Setup of north:
// LSTM
module LSTM(clk, Of, En, Ci, Cip, In, Ui, Uf, Uk, Uo, Wi, Wk, Wf, Wo, Vo, Bi, Bo, Bf, Bk, PrevH, Cout, Hout);
make LEC_CHECK=0 ABC_AREA=1 CAP_MARGIN=40 CORE_ASPECT_RATIO=0.69 CORE_MARGIN=2 CORE_UTILIZATION=72 CTS_CLUSTER_DIAMETER=391 CTS_CLUSTER_SIZE=100 HOLD_SLACK_MARGIN=0.3 PLACE_DENSITY=0.85 SETUP_SLACK_MARGIN=-1.93 SLEW_MARGIN=20 TNS_END_PERCENT=5 finish   # period 24.5 ns
run.sh (not shown) runs the stock make flow with config.mk's settings and CLKGATE_MAP_FILE=.
Finished, but not clean: north, with setup timing.
The inputs of south differ from those of north as listed below.
# north
export LEC_CHECK = 0
export ABC_AREA = 1
export CAP_MARGIN = 40
export CORE_ASPECT_RATIO = 0.69
export CORE_MARGIN = 2
export CORE_UTILIZATION = 72
export CTS_CLUSTER_DIAMETER = 391
export CTS_CLUSTER_SIZE = 100
export HOLD_SLACK_MARGIN = 0.3
export PLACE_DENSITY = 0.85
export SETUP_SLACK_MARGIN = -1.93
export SLEW_MARGIN = 20
export TNS_END_PERCENT = 5
create_clock -name core_clock -period 24.5 [get_ports {clk}]
# south
export LEC_CHECK = 0
export CAP_MARGIN = 20
export CORE_MARGIN = 2
export CORE_UTILIZATION = 59
export CTS_CLUSTER_SIZE = 100
export SLEW_MARGIN = 20
export TNS_END_PERCENT = 5
create_clock -name core_clock -period 45.0 [get_ports {clk}]
Findings:
Both conditions hold for south: the flow ran to the end and the final layout passed the timing, design-rule and antenna checks.
On south: total cells reported by yosys after synthesis is 26% lower than what north gave.
diff inputs: south => east
# south
export LEC_CHECK = 0
export CAP_MARGIN = 20
export CORE_MARGIN = 2
export CORE_UTILIZATION = 59
export CTS_CLUSTER_SIZE = 100
export SLEW_MARGIN = 20
export TNS_END_PERCENT = 5
create_clock -name core_clock -period 45.0 [get_ports {clk}]
# east
export LEC_CHECK = 0
export CAP_MARGIN = 20
export CORE_ASPECT_RATIO = 0.5
export CORE_MARGIN = 2
export CORE_UTILIZATION = 59
export CTS_CLUSTER_DIAMETER = 237
export CTS_CLUSTER_SIZE = 100
export GPL_ROUTABILITY_DRIVEN = 0
export SLEW_MARGIN = 20
export TNS_END_PERCENT = 5
create_clock -name core_clock -period 45.0 [get_ports {clk}]
## What came out
- Compared with south, in east met2 routed wirelength has increased; met3 usage in global routing has decreased; count of clock buffers in the final design has decreased.
- Routed wire length: south and east compared, higher one is east
- Met2 global-route usage, south and east: larger value in east
- From east to south, count of input and output buffers did not move at all.
- Summary — final design area excluding fillers, east relative to south: higher, by about 0.57%.
diff inputs: east => west
# east
export LEC_CHECK = 0
export CAP_MARGIN = 20
export CORE_ASPECT_RATIO = 0.5
export CORE_MARGIN = 2
export CORE_UTILIZATION = 59
export CTS_CLUSTER_DIAMETER = 237
export CTS_CLUSTER_SIZE = 100
export GPL_ROUTABILITY_DRIVEN = 0
export SLEW_MARGIN = 20
export TNS_END_PERCENT = 5
create_clock -name core_clock -period 45.0 [get_ports {clk}]
# west
export LEC_CHECK = 0
export CAP_MARGIN = 20
export CORE_MARGIN = 2
export CORE_UTILIZATION = 65
export SLEW_MARGIN = 20
create_clock -name core_clock -period 36.7 [get_ports {clk}]
### Flow results
Completing all stages was not enough for west: its layout failed the final checks because of setup timing.
Reported for west and east, number of routed nets with antenna violations turned out identical to the last digit.
west: number of cells in the design after placement is 20 higher than what east reported.
Delta(relative area change from synthesis to final layout, west - east) > 0
Comparing east against west, there is no change at all in synthesized area divided by synthesized cell count.
Post-place instance area was higher in west than in east.
The number of flip-flops and latches was comparable across west and east.
Comparing west against east, there is no change at all in cell count after synthesis.
Per the comparison of west with east, register-to-register slack -7.68 ns; final area now larger.

* * *

Starting RTL as in the previous note.
Design LSTM, start of the top module:
module LSTM(clk, Of, En, Ci, Cip, In, Ui, Uf, Uk, Uo, Wi, Wk, Wf, Wo, Vo, Bi, Bo, Bf, Bk, PrevH, Cout, Hout);
Settings: LEC_CHECK=0, ABC_AREA=1, CAP_MARGIN=20, CORE_MARGIN=2, CORE_UTILIZATION=68, CTS_CLUSTER_DIAMETER=346, CTS_CLUSTER_SIZE=97, PLACE_DENSITY=0.37, SETUP_SLACK_MARGIN=-2.0, SLEW_MARGIN=20, TNS_END_PERCENT=15; clock period 24.9 ns.
The starting point finished but fails on setup timing.
Then changed:
==> flow/config.mk (replaced) <==
export PLATFORM = sky130hd
export DESIGN_NAME = LSTM
export DESIGN_NICKNAME = LSTM
export VERILOG_FILES = /design/flow/design.v
export SDC_FILE = /design/flow/constraint.sdc
export NUM_CORES = 4
export LEC_CHECK = 0
export CAP_MARGIN = 20
export CORE_MARGIN = 2
export CORE_UTILIZATION = 36
export SLEW_MARGIN = 20
==> flow/constraint.sdc (replaced) <==
create_clock -name core_clock -period 47.0 [get_ports {clk}]
set_input_delay 9.4000 -clock core_clock [delete_from_list [all_inputs] [get_ports {clk}]]
set_output_delay 9.4000 -clock core_clock [all_outputs]
set_load 0.01 [all_outputs]
With this change the flow finished with timing, DRC and antenna clean; design area decreases by 8.5%; count of clock-buffer cells in the layout does not change; hold slack got worse by 0.041 ns; global-route usage decreases by 16 points; die area grows by 72%; via count decreases by 22%.

* * *

Starting RTL as in the previous note.
==> flow/config.mk <==
export PLATFORM = sky130hd
export DESIGN_NAME = LSTM
export DESIGN_NICKNAME = LSTM
export VERILOG_FILES = /design/flow/design.v
export SDC_FILE = /design/flow/constraint.sdc
export NUM_CORES = 4
export LEC_CHECK = 0
export ABC_AREA = 1
export CAP_MARGIN = 35
export CORE_ASPECT_RATIO = 0.5
export CORE_MARGIN = 2
export CORE_UTILIZATION = 72
export CTS_CLUSTER_DIAMETER = 346
export CTS_CLUSTER_SIZE = 97
export PLACE_DENSITY = 0.37
export SETUP_SLACK_MARGIN = -2.0
export SLEW_MARGIN = 20
export TNS_END_PERCENT = 15
==> flow/constraint.sdc <==
create_clock -name core_clock -period 24.9 [get_ports {clk}]
set_input_delay 4.9800 -clock core_clock [delete_from_list [all_inputs] [get_ports {clk}]]
set_output_delay 4.9800 -clock core_clock [all_outputs]
set_load 0.01 [all_outputs]
The starting point ran to the end with violations: negative setup slack.
==> next run, changes <==
==> flow/config.mk (replaced) <==
export PLATFORM = sky130hd
export DESIGN_NAME = LSTM
export DESIGN_NICKNAME = LSTM
export VERILOG_FILES = /design/flow/design.v
export SDC_FILE = /design/flow/constraint.sdc
export NUM_CORES = 4
export LEC_CHECK = 0
export CAP_MARGIN = 20
export CORE_MARGIN = 2
export CORE_UTILIZATION = 35
export SLEW_MARGIN = 20
==> flow/constraint.sdc (replaced) <==
create_clock -name core_clock -period 63.1 [get_ports {clk}]
set_input_delay 12.6200 -clock core_clock [delete_from_list [all_inputs] [get_ports {clk}]]
set_output_delay 12.6200 -clock core_clock [all_outputs]
set_load 0.01 [all_outputs]
Result:
- The changed run completed with no timing, DRC or antenna violations
- clock skew barely changes
- synthesized cell count falls by 26%
- register-to-register slack improved by 36 ns
- non-clock buffer count is lower by 119
- first-iteration DRC count shrinks by about 64%
- wire length came out lower by 11%
- core utilization goes down by 46 points
- cell count decreases by about 15%
- worst hold slack gets worse by 0.073 ns
- cell area is lower by about 10%
- synthesized area came out lower by 8.1%
==> next run, changes <==
--- a/flow/config.mk
+++ b/flow/config.mk
@@ -8,4 +8,6 @@
 export CAP_MARGIN = 20
 export CORE_MARGIN = 2
-export CORE_UTILIZATION = 35
+export CORE_UTILIZATION = 68
+export CTS_CLUSTER_SIZE = 97
+export PLACE_DENSITY = 0.37
 export SLEW_MARGIN = 20
==> flow/constraint.sdc (replaced) <==
create_clock -name core_clock -period 41.1 [get_ports {clk}]
set_input_delay 8.2200 -clock core_clock [delete_from_list [all_inputs] [get_ports {clk}]]
set_output_delay 8.2200 -clock core_clock [all_outputs]
set_load 0.01 [all_outputs]
What happened: This time the run produced a layout that fails on negative setup slack; flip-flop count stays the same; wire length went down by 4.6%; setup slack gets worse by 9.9 ns; die size shrinks by 48%; global-route usage grows by 15 points.
==> next run, changes <==
--- a/flow/config.mk
+++ b/flow/config.mk
@@ -8,6 +8,5 @@
 export CAP_MARGIN = 20
 export CORE_MARGIN = 2
-export CORE_UTILIZATION = 68
-export CTS_CLUSTER_SIZE = 97
-export PLACE_DENSITY = 0.37
+export CORE_UTILIZATION = 58
 export SLEW_MARGIN = 20
+export TNS_END_PERCENT = 5
==> flow/constraint.sdc (replaced) <==
create_clock -name core_clock -period 36.7 [get_ports {clk}]
set_input_delay 7.3400 -clock core_clock [delete_from_list [all_inputs] [get_ports {clk}]]
set_output_delay 7.3400 -clock core_clock [all_outputs]
set_load 0.01 [all_outputs]
The new run reached the layout checks and failed them: negative setup slack.
Routed wire length came out lower by 2.0%.
Count of clock-buffer cells in the layout does not change.
Core utilization came out lower by 10 points.
Register-to-register slack loses 3.9 ns.
==> next run, changes <==
--- a/flow/config.mk
+++ b/flow/config.mk
@@ -8,5 +8,4 @@
 export CAP_MARGIN = 20
 export CORE_MARGIN = 2
-export CORE_UTILIZATION = 58
+export CORE_UTILIZATION = 40
 export SLEW_MARGIN = 20
-export TNS_END_PERCENT = 5
==> flow/constraint.sdc (replaced) <==
create_clock -name core_clock -period 44.2 [get_ports {clk}]
set_input_delay 8.8400 -clock core_clock [delete_from_list [all_inputs] [get_ports {clk}]]
set_output_delay 8.8400 -clock core_clock [all_outputs]
set_load 0.01 [all_outputs]
- With this change the flow passed the timing, design-rule and antenna checks
- area after synthesis stays the same
- clock-buffer cell count went up by 1
- sequential share of layout area hardly moves
- setup slack improves by 4.1 ns
- global-route usage drops by 7.6 points
- non-clock buffer count came out lower by 50
==> next run, changes <==
--- a/flow/config.mk
+++ b/flow/config.mk
@@ -6,6 +6,7 @@
 export NUM_CORES = 4
 export LEC_CHECK = 0
+export ABC_AREA = 1
 export CAP_MARGIN = 20
 export CORE_MARGIN = 2
-export CORE_UTILIZATION = 40
+export CORE_UTILIZATION = 68
 export SLEW_MARGIN = 20
==> flow/constraint.sdc (replaced) <==
create_clock -name core_clock -period 34.6 [get_ports {clk}]
set_input_delay 6.9200 -clock core_clock [delete_from_list [all_inputs] [get_ports {clk}]]
set_output_delay 6.9200 -clock core_clock [all_outputs]
set_load 0.01 [all_outputs]
After rerunning: The new run ran to the end with violations: negative setup slack. Setup slack is worse by 5.4 ns. Routed wire length went up by 8.8%. Die area is lower by 35%. Final cell count came out higher by 20%. First-iteration DRC count went up by 110%.
